==> 03-09: inputs <==
==> flow/design.v <==
		`timescale 1ns / 1ps
module lab4_2( 
              input wire      mode,
              input wire[2:0] opCode,
              input wire[3:0] value,
              input clk,
              input reset,
              output reg[9:0] result,
              output reg cacheFull,
              output reg invalidOp,
              output reg overflow);
	reg [2:0] opcode_array[0:31];
	reg [3:0] value_array[0:31];
	integer i;
	reg [10:0] counter;
	reg [10:0] counter2;
	reg [20:0] p0;
	reg [20:0] p1;
	reg [10:0] temp_for_p0_p1_change;	
	reg temp_for_bit_change;
	reg [6:0] PC;
	reg [6:0] begin_PC;
	reg flag;
    always @(posedge clk or posedge reset) begin 
		if(reset) begin
			for(i=0;i<32;i=i+1)begin
				opcode_array[i] = 0;
				value_array[i] = 0;
			end
		   invalidOp = 0;  
			cacheFull = 0;
			overflow = 0;
		   counter = 0;	  
		   counter2= 0;	  
		   p0 = 0;	  
		   p1 = 0;  
		   PC = 0;
		   flag = 0;
		   begin_PC = 0;
		   result = 0;
		end else begin
			if(mode == 1) begin 
				temp_for_p0_p1_change = p0;
			   if(opcode_array[PC] == 0) begin		  
					p0 = p0 + value_array[PC]; 			  
			   end
			   if(opcode_array[PC] == 1) begin
					p0 = p0 + p1 + value_array[PC];				  
			   end
			   if(opcode_array[PC] == 2) begin
					p0 = p0 * p1 + value_array[PC];					
			   end
			   if(opcode_array[PC] == 4) begin 
					counter2 = 0;
					for(i=0;i<10;i=i+1) begin			
						if(p0[i] == 1) counter2 = counter2 + 1; 						
					end			
					p0 = counter2;	  
			   end
			   if(opcode_array[PC] == 5) begin
					for(i=0;i<5;i=i+1) begin
						temp_for_bit_change = p0[i];			
						p0[i] = p0[9-i];			
						p0[9-i] = temp_for_bit_change;
					end
			   end
			   if(opcode_array[PC] == 6) begin					
					begin_PC = value_array[PC];
			   end
			   flag = 0;
			   for(i=10;i<21;i=i+1)begin				  
					if (p0[i] == 1) flag = 1;
					p0[i] = 0;
			   end
				if(flag == 0) begin		
					overflow = 0;	
				end	
				else begin	
					overflow = 1;	
				end
				PC = PC + 1;
				if(PC >= counter) begin  
					PC = begin_PC;			  
				end
				p1 = temp_for_p0_p1_change; 
				result = p0;
			end else begin 
				if(opCode == 3 || opCode == 7)begin	
					invalidOp = 1;	
				end else begin			
					invalidOp = 0;	
					if(counter > 31) begin		
						cacheFull = 1;		
					end else begin	
						opcode_array[counter] = opCode;	
						value_array[counter] = value;	
						counter = counter + 1;
					end
				end
			end
		end 		
    end
endmodule
==> flow/run.sh <==
#!/bin/bash
# the make line also repeats each setting of config.mk as NAME=value (left out here)
make -C /OpenROAD-flow-scripts/flow DESIGN_CONFIG=/design/flow/config.mk WORK_HOME=/design/flow/orfs CLKGATE_MAP_FILE= finish
==> flow/config.mk <==
export PLATFORM = sky130hd
export DESIGN_NAME = lab4_2
export DESIGN_NICKNAME = lab4_2
export VERILOG_FILES = /design/flow/design.v
export SDC_FILE = /design/flow/constraint.sdc
export NUM_CORES = 4
export LEC_CHECK = 0
export ABC_AREA = 1
export CAP_MARGIN = 20
export CORE_MARGIN = 2
export CORE_UTILIZATION = 71
export CTS_CLUSTER_SIZE = 15
export MIN_ROUTING_LAYER = met1
export PLACE_DENSITY = 0.35
export SETUP_SLACK_MARGIN = 2.77
export SLEW_MARGIN = 30
==> flow/constraint.sdc <==
create_clock -name core_clock -period 9.28 [get_ports {clk}]
set_input_delay 1.8560 -clock core_clock [delete_from_list [all_inputs] [get_ports {clk}]]
set_output_delay 1.8560 -clock core_clock [all_outputs]
set_load 0.01 [all_outputs]
==> inputs of 10-02, as changes to 03-09 <==
==> flow/config.mk (replaced) <==
export PLATFORM = sky130hd
export DESIGN_NAME = lab4_2
export DESIGN_NICKNAME = lab4_2
export VERILOG_FILES = /design/flow/design.v
export SDC_FILE = /design/flow/constraint.sdc
export NUM_CORES = 4
export LEC_CHECK = 0
export CAP_MARGIN = 30
export CELL_PAD_IN_SITES_DETAIL_PLACEMENT = 1
export CORE_ASPECT_RATIO = 1.09
export CORE_MARGIN = 2
export CORE_UTILIZATION = 40
export CTS_CLUSTER_DIAMETER = 213
export GPL_ROUTABILITY_DRIVEN = 0
export GPL_TIMING_DRIVEN = 0
export SLEW_MARGIN = 40
==> flow/constraint.sdc (replaced) <==
create_clock -name core_clock -period 7.44 [get_ports {clk}]
set_input_delay 1.4880 -clock core_clock [delete_from_list [all_inputs] [get_ports {clk}]]
set_output_delay 1.4880 -clock core_clock [all_outputs]
set_load 0.01 [all_outputs]
==> summary of the runs <==
10-02 finished but fails on negative setup slack. 03-09 failed in global routing (GRT-0232). Area after synthesis: 10-02 is larger than 03-09 (2.0%). Synthesized cell count: 03-09 is larger than 10-02 (about 30%). Against 10-02, the die area of 03-09 is lower by 44%.

* * *

==> inputs of lagoon <==
RTL: the design.v shown in full above, as it stands there.
==> flow/config.mk <==
export PLATFORM = sky130hd
export DESIGN_NAME = lab4_2
export DESIGN_NICKNAME = lab4_2
export VERILOG_FILES = /design/flow/design.v
export SDC_FILE = /design/flow/constraint.sdc
export NUM_CORES = 4
export LEC_CHECK = 0
export ABC_AREA = 1
export CAP_MARGIN = 20
export CORE_MARGIN = 2
export CORE_UTILIZATION = 71
export CTS_CLUSTER_SIZE = 31
export HOLD_SLACK_MARGIN = 0.29
export MIN_ROUTING_LAYER = met1
export PLACE_DENSITY = 0.67
export SLEW_MARGIN = 30
==> flow/constraint.sdc <==
create_clock -name core_clock -period 9.04 [get_ports {clk}]
set_input_delay 1.8080 -clock core_clock [delete_from_list [all_inputs] [get_ports {clk}]]
set_output_delay 1.8080 -clock core_clock [all_outputs]
set_load 0.01 [all_outputs]
run.sh (not shown) runs the stock make flow with config.mk's settings and CLKGATE_MAP_FILE=.
==> maple: changes against lagoon <==
==> flow/config.mk (replaced) <==
export PLATFORM = sky130hd
export DESIGN_NAME = lab4_2
export DESIGN_NICKNAME = lab4_2
export VERILOG_FILES = /design/flow/design.v
export SDC_FILE = /design/flow/constraint.sdc
export NUM_CORES = 4
export LEC_CHECK = 0
export CAP_MARGIN = 20
export CORE_MARGIN = 2
export CORE_UTILIZATION = 40
export MAX_ROUTING_LAYER = met4
export MIN_ROUTING_LAYER = met2
export PLACE_DENSITY_LB_ADDON = 0.17
export SLEW_MARGIN = 20
==> flow/constraint.sdc (replaced) <==
create_clock -name core_clock -period 12.5 [get_ports {clk}]
set_input_delay 2.5000 -clock core_clock [delete_from_list [all_inputs] [get_ports {clk}]]
set_output_delay 2.5000 -clock core_clock [all_outputs]
set_load 0.01 [all_outputs]
==> comparison table <==
metric                                                                    lagoon                    maple
Outcome                                                   stopped before the end  complete, no violations
Failing step                                            global routing (5_1_grt)                        -
Horiz. Die Dim                                                            169 um                   226 um
Initial Util                                                               72.0%                    40.4%
Adder Area Share                                                           16.4%                    16.0%
Number of rows in the core area                                               60                       81
Compound-Gate Fraction of Synth Area                                       12.1%                    13.3%
XORs/XNORs by Area                                                         1.32%                    3.13%
Post-synthesis instance area                                          0.0193 mm2               0.0197 mm2
Mean Syn Cell Area                                                      7.80 um2                 10.4 um2
Final estimated routing congestion in global placement                      1.04                    0.999
Core region area                                                      0.0268 mm2               0.0487 mm2
Die Outline Area                                                      0.0285 mm2               0.0510 mm2
Number of placed instances, taps included                                  3,030                    2,588
PostCTS Resize Cnt                                                           159                        5
H-Tree Level Count                                                             1                        2
Top-area cell share                                                        35.3%                    34.6%
Synthesized netlist cell count                                             2,475                    1,902
Mux cell area share after synthesis                                      0.0519%                    15.9%
Area figure in the yosys stat output                                  0.0193 mm2               0.0197 mm2
Net count of the mapped netlist                                            2,685                    2,112
DP Worst Slack                                                          -2.49 ns                -0.170 ns

* * *

==> 06-14 <==
// lab4_2: RTL as listed in full above, without the edits since
Settings: LEC_CHECK=0, ABC_AREA=1, CAP_MARGIN=20, CORE_MARGIN=2, CORE_UTILIZATION=72, CTS_CLUSTER_SIZE=74, PLACE_DENSITY_LB_ADDON=0.29, SLEW_MARGIN=40; clock period 11.2 ns.
==> 01-26: changes against 06-14 <==
==> flow/config.mk (replaced) <==
export PLATFORM = sky130hd
export DESIGN_NAME = lab4_2
export DESIGN_NICKNAME = lab4_2
export VERILOG_FILES = /design/flow/design.v
export SDC_FILE = /design/flow/constraint.sdc
export NUM_CORES = 4
export LEC_CHECK = 0
export CAP_MARGIN = 20
export CORE_MARGIN = 2
export CORE_UTILIZATION = 72
export CTS_CLUSTER_SIZE = 32
export PLACE_DENSITY_LB_ADDON = 0.15
export SETUP_SLACK_MARGIN = -1.01
export SLEW_MARGIN = 20
==> flow/constraint.sdc (replaced) <==
create_clock -name core_clock -period 10.1 [get_ports {clk}]
set_input_delay 2.0200 -clock core_clock [delete_from_list [all_inputs] [get_ports {clk}]]
set_output_delay 2.0200 -clock core_clock [all_outputs]
set_load 0.01 [all_outputs]
==> run_results.csv <==
group,metric,value,unit
run_status,status,"complete, no violations",
synth,top_logic_kind,"simple AND/OR/NAND/NOR gates",
finish,fin_nets,2736,
setup_path,r2r-end,"p0[8]",
placed_design,routabilityCongestion,1.05,
cts,cts_resized,17,
cts,clk_latency,550,ps
finish,post-route-util,82.7,%
# the run above: 06-14

==> run_results.csv <==
group,metric,value,unit
final_timing,setup_violations,7,
setup_path,r2r-end,"p0[4]",
run_status,status,"finished with violations",
final_timing,fin_ws,-1520,ps
synth,top_logic_kind,"adder cells",
run_status,violatedChecks,"setup timing",
cts,clk_latency,560,ps
placed_design,routabilityCongestion,1.01,
finish,fin_nets,2339,
cts,cts_resized,35,
setup_path,crit_buf_inv,12,
# the run above: 01-26


* * *

==> inputs of run a <==
RTL: the design.v shown in full above, as it stands there.
clock: 7.47 ns
lec_check: 0
abc_area: 1
cap_margin: 20
core_margin: 2
core_utilization: 72
place_density_lb_addon: 0.2
setup_slack_margin: 2.23
slew_margin: 20
tns_end_percent: 5
==> run b (differences from run a) <==
--- a/flow/config.mk
+++ b/flow/config.mk
@@ -9,7 +9,7 @@
 export CAP_MARGIN = 20
 export CORE_MARGIN = 2
 export CORE_UTILIZATION = 72
-export PLACE_DENSITY_LB_ADDON = 0.2
-export SETUP_SLACK_MARGIN = 2.23
+export PLACE_DENSITY = 0.36
+export SETUP_SLACK_MARGIN = 1.89
 export SLEW_MARGIN = 20
 export TNS_END_PERCENT = 5
==> flow/constraint.sdc (replaced) <==
create_clock -name core_clock -period 6.78 [get_ports {clk}]
set_input_delay 1.3560 -clock core_clock [delete_from_list [all_inputs] [get_ports {clk}]]
set_output_delay 1.3560 -clock core_clock [all_outputs]
set_load 0.01 [all_outputs]
==> run c (differences from run a) <==
==> flow/config.mk (replaced) <==
export PLATFORM = sky130hd
export DESIGN_NAME = lab4_2
export DESIGN_NICKNAME = lab4_2
export VERILOG_FILES = /design/flow/design.v
export SDC_FILE = /design/flow/constraint.sdc
export NUM_CORES = 4
export LEC_CHECK = 0
export ABC_AREA = 1
export CAP_MARGIN = 20
export CELL_PAD_IN_SITES_GLOBAL_PLACEMENT = 1
export CORE_MARGIN = 10
export CORE_UTILIZATION = 19
export CTS_CLUSTER_SIZE = 17
export GPL_ROUTABILITY_DRIVEN = 0
export GPL_TIMING_DRIVEN = 0
export HOLD_SLACK_MARGIN = 0.14
export MAX_ROUTING_LAYER = met4
export MIN_ROUTING_LAYER = met2
export PLACE_DENSITY = 0.54
export SETUP_SLACK_MARGIN = 3.74
export SLEW_MARGIN = 5
==> flow/constraint.sdc (replaced) <==
create_clock -name core_clock -period 13.4 [get_ports {clk}]
set_input_delay 2.6800 -clock core_clock [delete_from_list [all_inputs] [get_ports {clk}]]
set_output_delay 2.6800 -clock core_clock [all_outputs]
set_load 0.01 [all_outputs]
==> summary.txt <==
The synthesis and PnR run went through. The flow ran to the end, but the layout failed its checks. The reasons given for failing layout checks are setup timing. Per the detail_route report, DRC violations left total 0. Count of endpoints failing setup in the final report landed at 11. The slowest stage of the critical path belongs to the cell sky130_fd_sc_hd__fa_1.

Number of maximum-capacitance violations landed at 0. Setup slack after layout landed at -4.31 ns.
-- figures above: run a

==> summary.txt <==
The synthesis and PnR run went through. The flow ran to the end and the layout has no timing, DRC or antenna violations. In this run the maximum-capacitance check reported violations numbering 0. DRC violation count after routing landed at 0. Setup slack after layout landed at about 2.2 ns.

Count of endpoints failing setup in the final report landed at 0.
-- figures above: run c

==> summary.txt <==
Implementation results. The final weighted congestion recorded by global placement is ~0.99. The first error in the log reads "[ERROR GRT-0232] Routing congestion too high. Check the congestion heatmap in the GUI". Of all cell types, the one taking the most synthesized area is sky130_fd_sc_hd__dfrtp_1.

Progress stopped at 5_1_grt. The run stopped with a tool error. Setup slack at placement landed at -4.22 ns. Number of I/O port buffers landed at 22.

Yosys stat counts 2475 cells in the synthesized netlist.
-- figures above: run b


* * *

==> inputs of run R <==
RTL: the design.v shown in full above, as it stands there.
clock: 10.5 ns
lec_check: 0
abc_area: 1
cap_margin: 20
core_margin: 2
core_utilization: 72
place_density: 0.36
setup_slack_margin: 1.89
slew_margin: 20
tns_end_percent: 5
==> run Y: changes against run R <==
Settings changed: CORE_UTILIZATION 72 to 71, CTS_CLUSTER_DIAMETER from default to 271, CTS_CLUSTER_SIZE from default to 15, MIN_ROUTING_LAYER from default to met1, PLACE_DENSITY 0.36 to default, PLACE_DENSITY_LB_ADDON from default to 0.24, SETUP_SLACK_MARGIN 1.89 to default, SLEW_MARGIN 20 to 30.
==> flow/constraint.sdc (replaced) <==
create_clock -name core_clock -period 9.14 [get_ports {clk}]
set_input_delay 1.8280 -clock core_clock [delete_from_list [all_inputs] [get_ports {clk}]]
set_output_delay 1.8280 -clock core_clock [all_outputs]
set_load 0.01 [all_outputs]
==> run A: changes against run R <==
Settings changed: ABC_AREA 1 to default, CORE_UTILIZATION 72 to 34, PLACE_DENSITY 0.36 to default, SETUP_SLACK_MARGIN 1.89 to default, TNS_END_PERCENT 5 to default.
==> flow/constraint.sdc (replaced) <==
create_clock -name core_clock -period 12.2 [get_ports {clk}]
set_input_delay 2.4400 -clock core_clock [delete_from_list [all_inputs] [get_ports {clk}]]
set_output_delay 2.4400 -clock core_clock [all_outputs]
set_load 0.01 [all_outputs]
==> results <==
Run Y finished with setup timing left. Run R reached the layout checks and failed them: setup timing. Run A completed without violations. Register-to-register slack, lowest first: run Y, run R, run A. Area after synthesis is the same in run Y and run R. Between run A and run R, the lower cell count is in run A (gap 8.3%, measured against run R). In flip-flop count, run Y and run R do not differ.

* * *

==> 07-05 <==
// lab4_2: RTL as listed in full above, without the edits since
Settings: LEC_CHECK=0, ABC_AREA=1, CAP_MARGIN=20, CORE_MARGIN=2, CORE_UTILIZATION=68, PLACE_DENSITY_LB_ADDON=0.2, SETUP_SLACK_MARGIN=2.23, SLEW_MARGIN=20; clock period 12.1 ns.
==> 10-15: changes against 07-05 <==
--- a/flow/config.mk
+++ b/flow/config.mk
@@ -7,8 +7,6 @@
 export LEC_CHECK = 0
-export ABC_AREA = 1
 export CAP_MARGIN = 20
 export CORE_MARGIN = 2
-export CORE_UTILIZATION = 68
-export PLACE_DENSITY_LB_ADDON = 0.2
-export SETUP_SLACK_MARGIN = 2.23
+export CORE_UTILIZATION = 65
+export SETUP_SLACK_MARGIN = 2.42
 export SLEW_MARGIN = 20
==> flow/constraint.sdc (replaced) <==
create_clock -name core_clock -period 8.82 [get_ports {clk}]
set_input_delay 1.7640 -clock core_clock [delete_from_list [all_inputs] [get_ports {clk}]]
set_output_delay 1.7640 -clock core_clock [all_outputs]
set_load 0.01 [all_outputs]
==> 03-19: changes against 07-05 <==
==> flow/config.mk (replaced) <==
export PLATFORM = sky130hd
export DESIGN_NAME = lab4_2
export DESIGN_NICKNAME = lab4_2
export VERILOG_FILES = /design/flow/design.v
export SDC_FILE = /design/flow/constraint.sdc
export NUM_CORES = 4
export LEC_CHECK = 0
export CAP_MARGIN = 0
export CORE_MARGIN = 2
export CORE_UTILIZATION = 65
export CTS_CLUSTER_DIAMETER = 29
export MIN_ROUTING_LAYER = met1
export SETUP_SLACK_MARGIN = 2.01
export SLEW_MARGIN = 35
==> flow/constraint.sdc (replaced) <==
create_clock -name core_clock -period 7.35 [get_ports {clk}]
set_input_delay 1.4700 -clock core_clock [delete_from_list [all_inputs] [get_ports {clk}]]
set_output_delay 1.4700 -clock core_clock [all_outputs]
set_load 0.01 [all_outputs]
==> 12-13: changes against 07-05 <==
==> flow/config.mk (replaced) <==
export PLATFORM = sky130hd
export DESIGN_NAME = lab4_2
export DESIGN_NICKNAME = lab4_2
export VERILOG_FILES = /design/flow/design.v
export SDC_FILE = /design/flow/constraint.sdc
export NUM_CORES = 4
export LEC_CHECK = 0
export CAP_MARGIN = 0
export CORE_MARGIN = 2
export CORE_UTILIZATION = 65
export MIN_ROUTING_LAYER = met1
export SETUP_SLACK_MARGIN = -0.37
export SLEW_MARGIN = 35
==> flow/constraint.sdc (replaced) <==
create_clock -name core_clock -period 7.35 [get_ports {clk}]
set_input_delay 1.4700 -clock core_clock [delete_from_list [all_inputs] [get_ports {clk}]]
set_output_delay 1.4700 -clock core_clock [all_outputs]
set_load 0.01 [all_outputs]
==> summary of the runs <==
The lowest non-clock buffer count belongs to 07-05, the highest to 03-19.
First-iteration DRC count: 07-05 > 03-19 > 10-15 > 12-13.
Flip-flop count is the same in 03-19 and 10-15.
Worst setup slack: 03-19 < 12-13 < 10-15 < 07-05.
Routed wire length: 12-13 < 10-15 < 03-19 < 07-05.
10-15 finished with negative setup slack left. 03-19 finished but fails on negative setup slack. 12-13 reached the layout checks and failed them: negative setup slack. 07-05 produced a clean layout.
Final area, lowest first: 07-05, 10-15, 12-13, 03-19.
==> figures <==
| item | 03-19 | 07-05 | 10-15 | 12-13 |
|---|---|---|---|---|
| Cell area reported after detailed placement | 0.02275 mm^2 | 0.01975 mm^2 | 0.02258 mm^2 | 0.02275 mm^2 |
| Mi-comb count | 1371 | 1805 | 1371 | 1371 |
| Post-synthesis cell area | 0.01969 mm^2 | 0.01930 mm^2 | 0.01969 mm^2 | 0.01969 mm^2 |
| End point of the most critical hold path | counter[7] | counter[10] | counter[8] | counter[7] |
| Placement Setup Slack | -4.435 ns | -0.1374 ns | -3.055 ns | -4.435 ns |
| Basic-gate share of the synthesized area counting and, or, nand and nor cells | 11.91% | 26.58% | 11.91% | 11.91% |
| Highest achievable clock rate | 0.08619 GHz | 0.08851 GHz | 0.08482 GHz | 0.08678 GHz |
| Postcts setup bufs | 19 | 104 | 20 | 23 |
| Share of synthesized area occupied by flip-flops and latches | 34.57% | 35.27% | 34.57% | 34.57% |
| Status | complete, but fails checks | complete, no violations | complete, but fails checks | complete, but fails checks |
| Layout check failures | negative setup slack | - | negative setup slack | negative setup slack |
| Arrival time of the worst setup path | 12.05 ns | 11.70 ns | 12.25 ns | 11.99 ns |
| Clock Skew | 0.04350 ns | 0.01399 ns | 0.01935 ns | 0.01661 ns |
